==> inputs of job 1489 <==
==> flow/design.v (excerpt) <==
module CPUSystem(Clock, Reset, T, Mem_Address, Mem_WData, Mem_RData, Mem_Read, Mem_Write);
export LEC_CHECK = 0
export CAP_MARGIN = 40
export CELL_PAD_IN_SITES_DETAIL_PLACEMENT = 2
export CELL_PAD_IN_SITES_GLOBAL_PLACEMENT = 1
export CORE_MARGIN = 7
export CORE_UTILIZATION = 40
export CTS_CLUSTER_DIAMETER = 280
export GPL_ROUTABILITY_DRIVEN = 0
export GPL_TIMING_DRIVEN = 1
export MAX_ROUTING_LAYER = met4
export SLEW_MARGIN = 0
create_clock -name core_clock -period 8.81 [get_ports {Clock}]
run.sh (not shown) runs the stock make flow with config.mk's settings and CLKGATE_MAP_FILE=.
==> inputs of job 8137, as changes to job 1489 <==
Settings changed: ABC_AREA from default to 1, CAP_MARGIN 40 to 20, CELL_PAD_IN_SITES_DETAIL_PLACEMENT 2 to default, CELL_PAD_IN_SITES_GLOBAL_PLACEMENT 1 to default, CORE_MARGIN 7 to 2, CORE_UTILIZATION 40 to 72, CTS_CLUSTER_DIAMETER 280 to 46, CTS_CLUSTER_SIZE from default to 31, GPL_ROUTABILITY_DRIVEN 0 to default, GPL_TIMING_DRIVEN 1 to default, MAX_ROUTING_LAYER met4 to default, PLACE_DENSITY from default to 0.35, SETUP_SLACK_MARGIN from default to -0.72, SLEW_MARGIN 0 to 20.
==> flow/constraint.sdc (replaced) <==
create_clock -name core_clock -period 10.6 [get_ports {Clock}]
set_input_delay 2.1200 -clock core_clock [delete_from_list [all_inputs] [get_ports {Clock}]]
set_output_delay 2.1200 -clock core_clock [all_outputs]
set_load 0.01 [all_outputs]
==> inputs of job 4901, as changes to job 1489 <==
Settings changed: ABC_AREA from default to 1, CAP_MARGIN 40 to 20, CELL_PAD_IN_SITES_DETAIL_PLACEMENT 2 to default, CELL_PAD_IN_SITES_GLOBAL_PLACEMENT 1 to default, CORE_MARGIN 7 to 2, CORE_UTILIZATION 40 to 41, CTS_CLUSTER_DIAMETER 280 to default, GPL_ROUTABILITY_DRIVEN 0 to default, GPL_TIMING_DRIVEN 1 to default, MAX_ROUTING_LAYER met4 to default, PLACE_DENSITY_LB_ADDON from default to 0.09, SLEW_MARGIN 0 to 20.
==> flow/constraint.sdc (replaced) <==
create_clock -name core_clock -period 12.0 [get_ports {Clock}]
set_input_delay 2.4000 -clock core_clock [delete_from_list [all_inputs] [get_ports {Clock}]]
set_output_delay 2.4000 -clock core_clock [all_outputs]
set_load 0.01 [all_outputs]
==> results <==
- Against job 1489, the power of job 4901 is larger by 5.8%.
- Between job 4901 and job 1489, the lower synthesized cell count is in job 1489 (gap about 20%, measured against job 1489).
- Sequential share of layout area: job 1489 is lower than job 8137 (0.13 points).
- In flip-flop count, job 4901 and job 1489 do not differ.

* * *

==> inputs of run a <==
CPUSystem again, from the RTL that the note above started with.
Settings: LEC_CHECK=0, ABC_AREA=1, CAP_MARGIN=10, CELL_PAD_IN_SITES_DETAIL_PLACEMENT=0, CELL_PAD_IN_SITES_GLOBAL_PLACEMENT=0, CORE_ASPECT_RATIO=0.92, CORE_MARGIN=2, CORE_UTILIZATION=72, CTS_CLUSTER_DIAMETER=231, GPL_ROUTABILITY_DRIVEN=1, MAX_ROUTING_LAYER=met5, MIN_ROUTING_LAYER=met1, PLACE_DENSITY=0.37, SETUP_SLACK_MARGIN=0.42, SLEW_MARGIN=30; clock period 5.11 ns.
==> inputs of run b, as changes to run a <==
ABC_AREA = not set   (was 1)
CAP_MARGIN = 20   (was 10)
CELL_PAD_IN_SITES_DETAIL_PLACEMENT = not set   (was 0)
CELL_PAD_IN_SITES_GLOBAL_PLACEMENT = not set   (was 0)
CORE_ASPECT_RATIO = not set   (was 0.92)
CTS_CLUSTER_DIAMETER = 47   (was 231)
CTS_CLUSTER_SIZE = 31   (was not set)
GPL_ROUTABILITY_DRIVEN = not set   (was 1)
MAX_ROUTING_LAYER = not set   (was met5)
MIN_ROUTING_LAYER = not set   (was met1)
PLACE_DENSITY = 0.64   (was 0.37)
SETUP_SLACK_MARGIN = 2.67   (was 0.42)
SLEW_MARGIN = 20   (was 30)
==> flow/constraint.sdc (replaced) <==
create_clock -name core_clock -period 14.4 [get_ports {Clock}]
set_input_delay 2.8800 -clock core_clock [delete_from_list [all_inputs] [get_ports {Clock}]]
set_output_delay 2.8800 -clock core_clock [all_outputs]
set_load 0.01 [all_outputs]
==> inputs of run c, as changes to run a <==
ABC_AREA = not set   (was 1)
CAP_MARGIN = 20   (was 10)
CELL_PAD_IN_SITES_DETAIL_PLACEMENT = not set   (was 0)
CELL_PAD_IN_SITES_GLOBAL_PLACEMENT = not set   (was 0)
CORE_ASPECT_RATIO = not set   (was 0.92)
CTS_CLUSTER_DIAMETER = not set   (was 231)
GPL_ROUTABILITY_DRIVEN = not set   (was 1)
MAX_ROUTING_LAYER = not set   (was met5)
MIN_ROUTING_LAYER = not set   (was met1)
PLACE_DENSITY = not set   (was 0.37)
SETUP_SLACK_MARGIN = not set   (was 0.42)
SLEW_MARGIN = 20   (was 30)
==> flow/constraint.sdc (replaced) <==
create_clock -name core_clock -period 6.17 [get_ports {Clock}]
set_input_delay 1.2340 -clock core_clock [delete_from_list [all_inputs] [get_ports {Clock}]]
set_output_delay 1.2340 -clock core_clock [all_outputs]
set_load 0.01 [all_outputs]
==> changes_impl.md <==
## Implementation

* Distinct lib cells used at 109
* PnR worst setup slack at -121.4 ps
* Yosys Instances at 3582
* Worst reg-to-reg path cell count at 19
* HP Start: q_SREG1[0]$_SDFFE_PN0P_
* Main logic family after synthesis: AND-OR/OR-AND gates
* Violated checks: negative setup slack
* Levels on crit path at 20
* Finish-stage setup viols at 3
* Seq/Total Area, Yosys at 19.55%
* Power Combinational at 2930 uW
* Status: complete, but fails checks
* Mapped cell area at 24270 sq um
* Worst setup path end: Mem_WData[6]
* Nets at 3543
* Maximum number of pins on one net before global-route repair at 90
* Adder share at 3.671%
the above is filed under run c

==> changes_impl.md <==
## Implementation

* Mapped cell area at 24270 sq um
* Status: finished clean
* Net Count, Synth at 3662
* Levels on crit path at 16
* Final tally of max-slew violations at 0
* Nets at 3425
* Finish-stage setup viols at 0
* PnR worst setup slack at 4717 ps
* HP Start: q_Tout[1]$_SDFFE_PN0P_
* Reg area at 4753 sq um
* Distinct lib cells used at 109
* And+or+nand+nor area frac at 27.15%
* Worst reg-to-reg path cell count at 18
* Worst setup path end: Mem_WData[6]
* Asr flop ratio synth at 0%
the above is filed under run b

==> changes_impl.md <==
## Implementation

* PnR worst setup slack at -487.8 ps
* Distinct lib cells used at 68
* Finish-stage setup viols at 10
* Maximum number of pins on one net before global-route repair at 77
* Violated checks: negative setup slack
* Mapped cell area at 24180 sq um
* Status: complete, but fails checks
* Seq/Total Area, Yosys at 19.62%
* Yosys Instances at 4282
the above is filed under run a


* * *

==> inputs of 02-27 <==
CPUSystem again, from the RTL that the note above started with.
Settings: LEC_CHECK=0, ABC_AREA=1, CAP_MARGIN=0, CORE_ASPECT_RATIO=0.5, CORE_MARGIN=2, CORE_UTILIZATION=72, CTS_CLUSTER_DIAMETER=172, CTS_CLUSTER_SIZE=10, PLACE_DENSITY=0.39, SLEW_MARGIN=20; clock period 4.38 ns.
==> 12-26: changes against 02-27 <==
Settings changed: ABC_AREA 1 to default, CAP_MARGIN 0 to 20, CORE_ASPECT_RATIO 0.5 to default, CORE_MARGIN 2 to 4, CORE_UTILIZATION 72 to 40, CTS_CLUSTER_DIAMETER 172 to default, CTS_CLUSTER_SIZE 10 to default, PLACE_DENSITY 0.39 to default, SLEW_MARGIN 20 to 40.
==> flow/constraint.sdc (replaced) <==
create_clock -name core_clock -period 11.7 [get_ports {Clock}]
set_input_delay 2.3400 -clock core_clock [delete_from_list [all_inputs] [get_ports {Clock}]]
set_output_delay 2.3400 -clock core_clock [all_outputs]
set_load 0.01 [all_outputs]
==> GITHUB_STEP_SUMMARY <==
## Synthesis and layout report

| Metric | Value |
|---|---|
| Post-CTS setup buffers | `0` |
| Aoi share | `0.338` |
| Row count | `90` |
| Syn nets | `3662` |
| Core area | `60200 sq um` |
| Init Core Util | `0.403` |
| Outcome | `timing/DRC/antenna clean` |
| GR Overflow Total | `0` |
| Cell Area, Synth | `24300 sq um` |
| Placed cell area | `24700 sq um` |
(the above is from 12-26)
==> GITHUB_STEP_SUMMARY <==
### Metrics collected by this job

| Metric | Value |
|---|---|
| GR Overflow Total | `187` |
| Failed at | `global routing` |
| Init Core Util | `0.732` |
| Row count | `47` |
| Outcome | `stopped before the end` |
| Error | `[ERROR GRT-0232] Routing congestion too high. Check the congestion heatmap in the GUI.` |
| Placed cell area | `27900 sq um` |
(the above is from 02-27)

* * *

==> trial 63: inputs <==
CPUSystem again, from the RTL that the note above started with.
==> flow/config.mk <==
export PLATFORM = sky130hd
export DESIGN_NAME = CPUSystem
export DESIGN_NICKNAME = CPUSystem
export VERILOG_FILES = /design/flow/design.v
export SDC_FILE = /design/flow/constraint.sdc
export NUM_CORES = 4
export LEC_CHECK = 0
export ABC_AREA = 1
export CAP_MARGIN = 0
export CORE_MARGIN = 2
export CORE_UTILIZATION = 72
export CTS_CLUSTER_DIAMETER = 172
export CTS_CLUSTER_SIZE = 10
export SLEW_MARGIN = 20
==> flow/constraint.sdc <==
create_clock -name core_clock -period 4.38 [get_ports {Clock}]
set_input_delay 0.8760 -clock core_clock [delete_from_list [all_inputs] [get_ports {Clock}]]
set_output_delay 0.8760 -clock core_clock [all_outputs]
set_load 0.01 [all_outputs]
==> build 35: changes against trial 63 <==
CAP_MARGIN = 10   (was 0)
CELL_PAD_IN_SITES_DETAIL_PLACEMENT = 0   (was unset)
CELL_PAD_IN_SITES_GLOBAL_PLACEMENT = 0   (was unset)
CORE_ASPECT_RATIO = 0.82   (was unset)
CTS_CLUSTER_DIAMETER = 231   (was 172)
CTS_CLUSTER_SIZE = unset   (was 10)
GPL_ROUTABILITY_DRIVEN = 1   (was unset)
MAX_ROUTING_LAYER = met5   (was unset)
MIN_ROUTING_LAYER = met1   (was unset)
PLACE_DENSITY = 0.37   (was unset)
SETUP_SLACK_MARGIN = -0.06   (was unset)
SLEW_MARGIN = 30   (was 20)
==> flow/constraint.sdc (replaced) <==
create_clock -name core_clock -period 5.11 [get_ports {Clock}]
set_input_delay 1.0220 -clock core_clock [delete_from_list [all_inputs] [get_ports {Clock}]]
set_output_delay 1.0220 -clock core_clock [all_outputs]
set_load 0.01 [all_outputs]
==> build 84: changes against trial 63 <==
ABC_AREA = unset   (was 1)
CAP_MARGIN = 20   (was 0)
CTS_CLUSTER_DIAMETER = 46   (was 172)
CTS_CLUSTER_SIZE = 31   (was 10)
SETUP_SLACK_MARGIN = -0.72   (was unset)
==> flow/constraint.sdc (replaced) <==
create_clock -name core_clock -period 11.6 [get_ports {Clock}]
set_input_delay 2.3200 -clock core_clock [delete_from_list [all_inputs] [get_ports {Clock}]]
set_output_delay 2.3200 -clock core_clock [all_outputs]
set_load 0.01 [all_outputs]
==> Changelog: implementation <==
### Metrics

- Status: timing/DRC/antenna clean
- Met1 Use GR: 64.5%
- GP Congestion: 1.07
- Floorplan Nets: 3,662
- Core area: 33,400 sq um
- Post CTS Setup Buffer Count: 0
- Die area: 35,200 sq um
- Yosys chip area: 24,300 sq um
- Initial Util: 72.7%
- Synth unique cells: 109
- Dpl ws: 3.35 ns
the above is filed under build 84

==> Changelog: implementation <==
### Implementation results

- Status: aborted with a tool error
- Exit stage: global routing
- Error: [ERROR GRT-0232] Routing congestion too high. Check the congestion heatmap in the GUI.
- Met1 Use GR: 91.8%
- Core area: 33,300 sq um
- Initial Util: 72.7%
- Floorplan Nets: 4,362
- Die area: 35,100 sq um
- Dpl ws: -0.721 ns
- Post CTS Setup Buffer Count: 86
- Yosys chip area: 24,200 sq um
the above is filed under trial 63

==> Changelog: implementation <==
### Metrics

- Status: failed layout checks
- Layout check faults: setup timing
- Setup violations, final: 6
- GP Congestion: 1.15
- Core area: 33,000 sq um
- Synth unique cells: 68
- Final setup margin: -0.107 ns
the above is filed under build 35

Power is estimated from default activity; no workload was simulated.
